Setup of JK:
==> flow/design.v (excerpt) <==
module matvecmult(
    CLK,
    RST,
    vector_x,
    vector_b,
    vector_y,
    Q,
    A,
    finish
);
input               CLK;
input               RST;
input       [127:0]	vector_x;
input       [127:0]	vector_b;
output  reg [127:0]	vector_y;
input       [127:0]	Q;
output  reg [3:0]   A;
output  reg         finish;
integer i;
integer j;
reg [7:0] vector_x_w[0:15],vector_x_r[0:15];
reg [7:0] vector_b_w[0:15],vector_b_r[0:15];
reg [7:0] vector_y_w[0:15],vector_y_r[0:15];
reg [7:0] part_matrix_a_w[0:15],part_matrix_a_r[0:15];
reg       finish_w,finish_r;
reg [3:0] counter_w,counter_r;
reg [7:0] temp;
always @(*) begin
    vector_x_w[0] = vector_x[7:0];
    vector_x_w[1] = vector_x[15:8];
    vector_x_w[2] = vector_x[23:16];
    vector_x_w[3] = vector_x[31:24];
    vector_x_w[4] = vector_x[39:32];
    vector_x_w[5] = vector_x[47:40];
    vector_x_w[6] = vector_x[55:48];
    vector_x_w[7] = vector_x[63:56];
    vector_x_w[8] = vector_x[71:64];
    vector_x_w[9] = vector_x[79:72];
    vector_x_w[10] = vector_x[87:80];
  ...
For scale: about 130 flip-flops.
Settings: LEC_CHECK=0, CAP_MARGIN=20, CORE_MARGIN=2, CORE_UTILIZATION=72, PLACE_DENSITY_LB_ADDON=0.11, SETUP_SLACK_MARGIN=0.93, SLEW_MARGIN=20; clock period 3.17 ns.
run.sh (not shown) runs the stock make flow with config.mk's settings and CLKGATE_MAP_FILE=.
JK: aborted in 3_3_place_gp (tool error)
Input changes introduced in MS (baseline for comparison: JK):
# JK
export LEC_CHECK = 0
export CAP_MARGIN = 20
export CORE_MARGIN = 2
export CORE_UTILIZATION = 72
export PLACE_DENSITY_LB_ADDON = 0.11
export SETUP_SLACK_MARGIN = 0.93
export SLEW_MARGIN = 20
create_clock -name core_clock -period 3.17 [get_ports {CLK}]
# MS
export LEC_CHECK = 0
export ABC_AREA = 1
export CAP_MARGIN = 20
export CORE_MARGIN = 2
export CORE_UTILIZATION = 63
export CTS_CLUSTER_SIZE = 94
export PLACE_DENSITY = 0.35
export SLEW_MARGIN = 20
create_clock -name core_clock -period 4.96 [get_ports {CLK}]
### Flow results
MS got as far as 5_1_grt, where a tool error ended the run. Compared with JK, MS shows width of the die that has gone up by more than 10%. Comparing JK and MS, area of the synthesized netlist per yosys stat is lower on JK. Taking JK as the reference, in MS number of instances in the synthesized netlist picked up an extra 48%, area of the die picked up an extra 25%. MS vs JK: simple-gate share of the synthesized area up in MS. Number of nets at floorplan in MS vs JK: up 1014.

* * *

exp/pepper:
matvecmult again, from the RTL that the note above started with.
Settings: LEC_CHECK=0, ABC_AREA=0, CAP_MARGIN=30, CELL_PAD_IN_SITES_DETAIL_PLACEMENT=0, CORE_MARGIN=2, CORE_UTILIZATION=57, CTS_CLUSTER_SIZE=61, GPL_ROUTABILITY_DRIVEN=1, MAX_ROUTING_LAYER=met4, MIN_ROUTING_LAYER=met1, PLACE_DENSITY=0.54, SETUP_SLACK_MARGIN=0.16, SLEW_MARGIN=20, TNS_END_PERCENT=65; clock period 11.2 ns.
exp/pepper: flow completed, timing, DRC and antenna clean
Input changes introduced in exp/yarrow (baseline for comparison: exp/pepper):
# exp/pepper
export LEC_CHECK = 0
export ABC_AREA = 0
export CAP_MARGIN = 30
export CELL_PAD_IN_SITES_DETAIL_PLACEMENT = 0
export CORE_MARGIN = 2
export CORE_UTILIZATION = 57
export CTS_CLUSTER_SIZE = 61
export GPL_ROUTABILITY_DRIVEN = 1
export MAX_ROUTING_LAYER = met4
export MIN_ROUTING_LAYER = met1
export PLACE_DENSITY = 0.54
export SETUP_SLACK_MARGIN = 0.16
export SLEW_MARGIN = 20
export TNS_END_PERCENT = 65
create_clock -name core_clock -period 11.2 [get_ports {CLK}]
# exp/yarrow
export LEC_CHECK = 0
export ABC_AREA = 0
export CAP_MARGIN = 30
export CELL_PAD_IN_SITES_DETAIL_PLACEMENT = 0
export CORE_MARGIN = 2
export CORE_UTILIZATION = 60
export CTS_CLUSTER_SIZE = 61
export GPL_ROUTABILITY_DRIVEN = 1
export HOLD_SLACK_MARGIN = 0.3
export MAX_ROUTING_LAYER = met4
export MIN_ROUTING_LAYER = met1
export PLACE_DENSITY = 0.54
export SETUP_SLACK_MARGIN = -0.5
export SLEW_MARGIN = 20
export TNS_END_PERCENT = 65
create_clock -name core_clock -period 5.49 [get_ports {CLK}]
Notes after the runs:
- exp/pepper finished all stages; the layout is clean.
- Status(exp/yarrow) = ERROR, stage = 5_1_grt
- Re total of hold buffers inserted after clock tree synthesis: no difference whatsoever between exp/pepper and exp/yarrow.
- In the flow results for exp/yarrow and exp/pepper, the standard cell core area is larger on exp/pepper.
- The synthesized netlist net count of exp/pepper and that of exp/yarrow are within noise of each other.
Here is what was changed in the inputs of exp/sierra compared with exp/yarrow.
# exp/yarrow
export LEC_CHECK = 0
export ABC_AREA = 0
export CAP_MARGIN = 30
export CELL_PAD_IN_SITES_DETAIL_PLACEMENT = 0
export CORE_MARGIN = 2
export CORE_UTILIZATION = 60
export CTS_CLUSTER_SIZE = 61
export GPL_ROUTABILITY_DRIVEN = 1
export HOLD_SLACK_MARGIN = 0.3
export MAX_ROUTING_LAYER = met4
export MIN_ROUTING_LAYER = met1
export PLACE_DENSITY = 0.54
export SETUP_SLACK_MARGIN = -0.5
export SLEW_MARGIN = 20
export TNS_END_PERCENT = 65
create_clock -name core_clock -period 5.49 [get_ports {CLK}]
# exp/sierra
export LEC_CHECK = 0
export ABC_AREA = 0
export CAP_MARGIN = 30
export CELL_PAD_IN_SITES_DETAIL_PLACEMENT = 0
export CORE_MARGIN = 2
export CORE_UTILIZATION = 58
export CTS_CLUSTER_SIZE = 61
export GPL_ROUTABILITY_DRIVEN = 1
export MIN_ROUTING_LAYER = met1
export PLACE_DENSITY = 0.58
export SETUP_SLACK_MARGIN = 0.16
export SLEW_MARGIN = 20
export TNS_END_PERCENT = 65
create_clock -name core_clock -period 11.2 [get_ports {CLK}]
==> comparison <==
exp/yarrow got as far as 5_1_grt, where a tool error ended the run. exp/sierra completed every stage of the flow, and the final layout passed the timing, design-rule and antenna checks. exp/yarrow -> exp/sierra: total number of clock tree sinks delta 0, exact match. Going from exp/yarrow to exp/sierra, the die width was found to have gone up by about 1.7%. From exp/yarrow to exp/sierra the numbers moved as follows: placement row count rose by 1, core region area rose by 1100 um^2. Compared to exp/yarrow, exp/sierra was floorplanned on a bigger die. Sort exp/yarrow and exp/sierra by floorplan-stage core utilization, descending, and exp/yarrow comes first. Number of placed instances with taps included, exp/yarrow and exp/sierra, lower one = exp/sierra. [exp/sierra] post-cts resize count fell 626 relative to exp/yarrow.
The inputs of exp/xenon differ from those of exp/sierra as listed below.
# exp/sierra
export LEC_CHECK = 0
export ABC_AREA = 0
export CAP_MARGIN = 30
export CELL_PAD_IN_SITES_DETAIL_PLACEMENT = 0
export CORE_MARGIN = 2
export CORE_UTILIZATION = 58
export CTS_CLUSTER_SIZE = 61
export GPL_ROUTABILITY_DRIVEN = 1
export MIN_ROUTING_LAYER = met1
export PLACE_DENSITY = 0.58
export SETUP_SLACK_MARGIN = 0.16
export SLEW_MARGIN = 20
export TNS_END_PERCENT = 65
create_clock -name core_clock -period 11.2 [get_ports {CLK}]
# exp/xenon
export LEC_CHECK = 0
export ABC_AREA = 1
export CAP_MARGIN = 30
export CELL_PAD_IN_SITES_DETAIL_PLACEMENT = 0
export CORE_ASPECT_RATIO = 1.76
export CORE_MARGIN = 2
export CORE_UTILIZATION = 43
export CTS_CLUSTER_DIAMETER = 247
export CTS_CLUSTER_SIZE = 48
export GPL_ROUTABILITY_DRIVEN = 1
export MIN_ROUTING_LAYER = met1
export PLACE_DENSITY_LB_ADDON = 0.29
export SETUP_SLACK_MARGIN = -0.76
export SLEW_MARGIN = 0
export TNS_END_PERCENT = 5
create_clock -name core_clock -period 11.2 [get_ports {CLK}]
Notes after the runs:
Overall routing resource usage sits lower in exp/xenon than in exp/sierra. Each of the runs, namely exp/sierra and exp/xenon, reached the end of the flow and came out clean. Number of antenna repair diodes: exp/xenon and exp/sierra compared, higher one is exp/xenon. Delta (exp/xenon minus exp/sierra): non-clock inverter total of the final layout moved up. Comparing exp/xenon and exp/sierra, the higher and-or/or-and share of the synthesized area is on exp/sierra. Footprint of the multi-input gates, exp/xenon and exp/sierra: lower on exp/sierra. Going from exp/sierra to exp/xenon, the maximum cell stage delay along the critical path was found to have gone up by 0.03 ns. Diff exp/sierra -> exp/xenon: number of I/O pins now sits at about the same level; met1 track utilization from global routing fell 27 points; final setup violation count was more or less identical.
#### Input delta (exp/delta over exp/xenon)
# exp/xenon
export LEC_CHECK = 0
export ABC_AREA = 1
export CAP_MARGIN = 30
export CELL_PAD_IN_SITES_DETAIL_PLACEMENT = 0
export CORE_ASPECT_RATIO = 1.76
export CORE_MARGIN = 2
export CORE_UTILIZATION = 43
export CTS_CLUSTER_DIAMETER = 247
export CTS_CLUSTER_SIZE = 48
export GPL_ROUTABILITY_DRIVEN = 1
export MIN_ROUTING_LAYER = met1
export PLACE_DENSITY_LB_ADDON = 0.29
export SETUP_SLACK_MARGIN = -0.76
export SLEW_MARGIN = 0
export TNS_END_PERCENT = 5
create_clock -name core_clock -period 11.2 [get_ports {CLK}]
# exp/delta
export LEC_CHECK = 0
export ABC_AREA = 0
export CAP_MARGIN = 30
export CELL_PAD_IN_SITES_DETAIL_PLACEMENT = 0
export CORE_MARGIN = 2
export CORE_UTILIZATION = 65
export CTS_CLUSTER_SIZE = 61
export GPL_ROUTABILITY_DRIVEN = 1
export MAX_ROUTING_LAYER = met4
export MIN_ROUTING_LAYER = met1
export PLACE_DENSITY = 0.58
export SETUP_SLACK_MARGIN = 1.22
export SLEW_MARGIN = 20
export TNS_END_PERCENT = 65
create_clock -name core_clock -period 11.2 [get_ports {CLK}]
==> comparison <==
- Stage in which a tool error killed exp/delta: 5_1_grt.
- Post-CTS resize count (higher): exp/delta
- Taking exp/delta over exp/xenon, the die outline area ratio works out to 0.61.
- Distinct cell type count after synthesis (higher): exp/delta
- exp/delta ended up with a higher post-placement setup slack than exp/xenon did.
- exp/xenon has a higher deepest clock path buffer count than exp/delta.
- Final HPWL from detailed placement, exp/delta and exp/xenon, lower one = exp/delta.
- Cell area after placement, exp/delta and exp/xenon: higher on exp/xenon
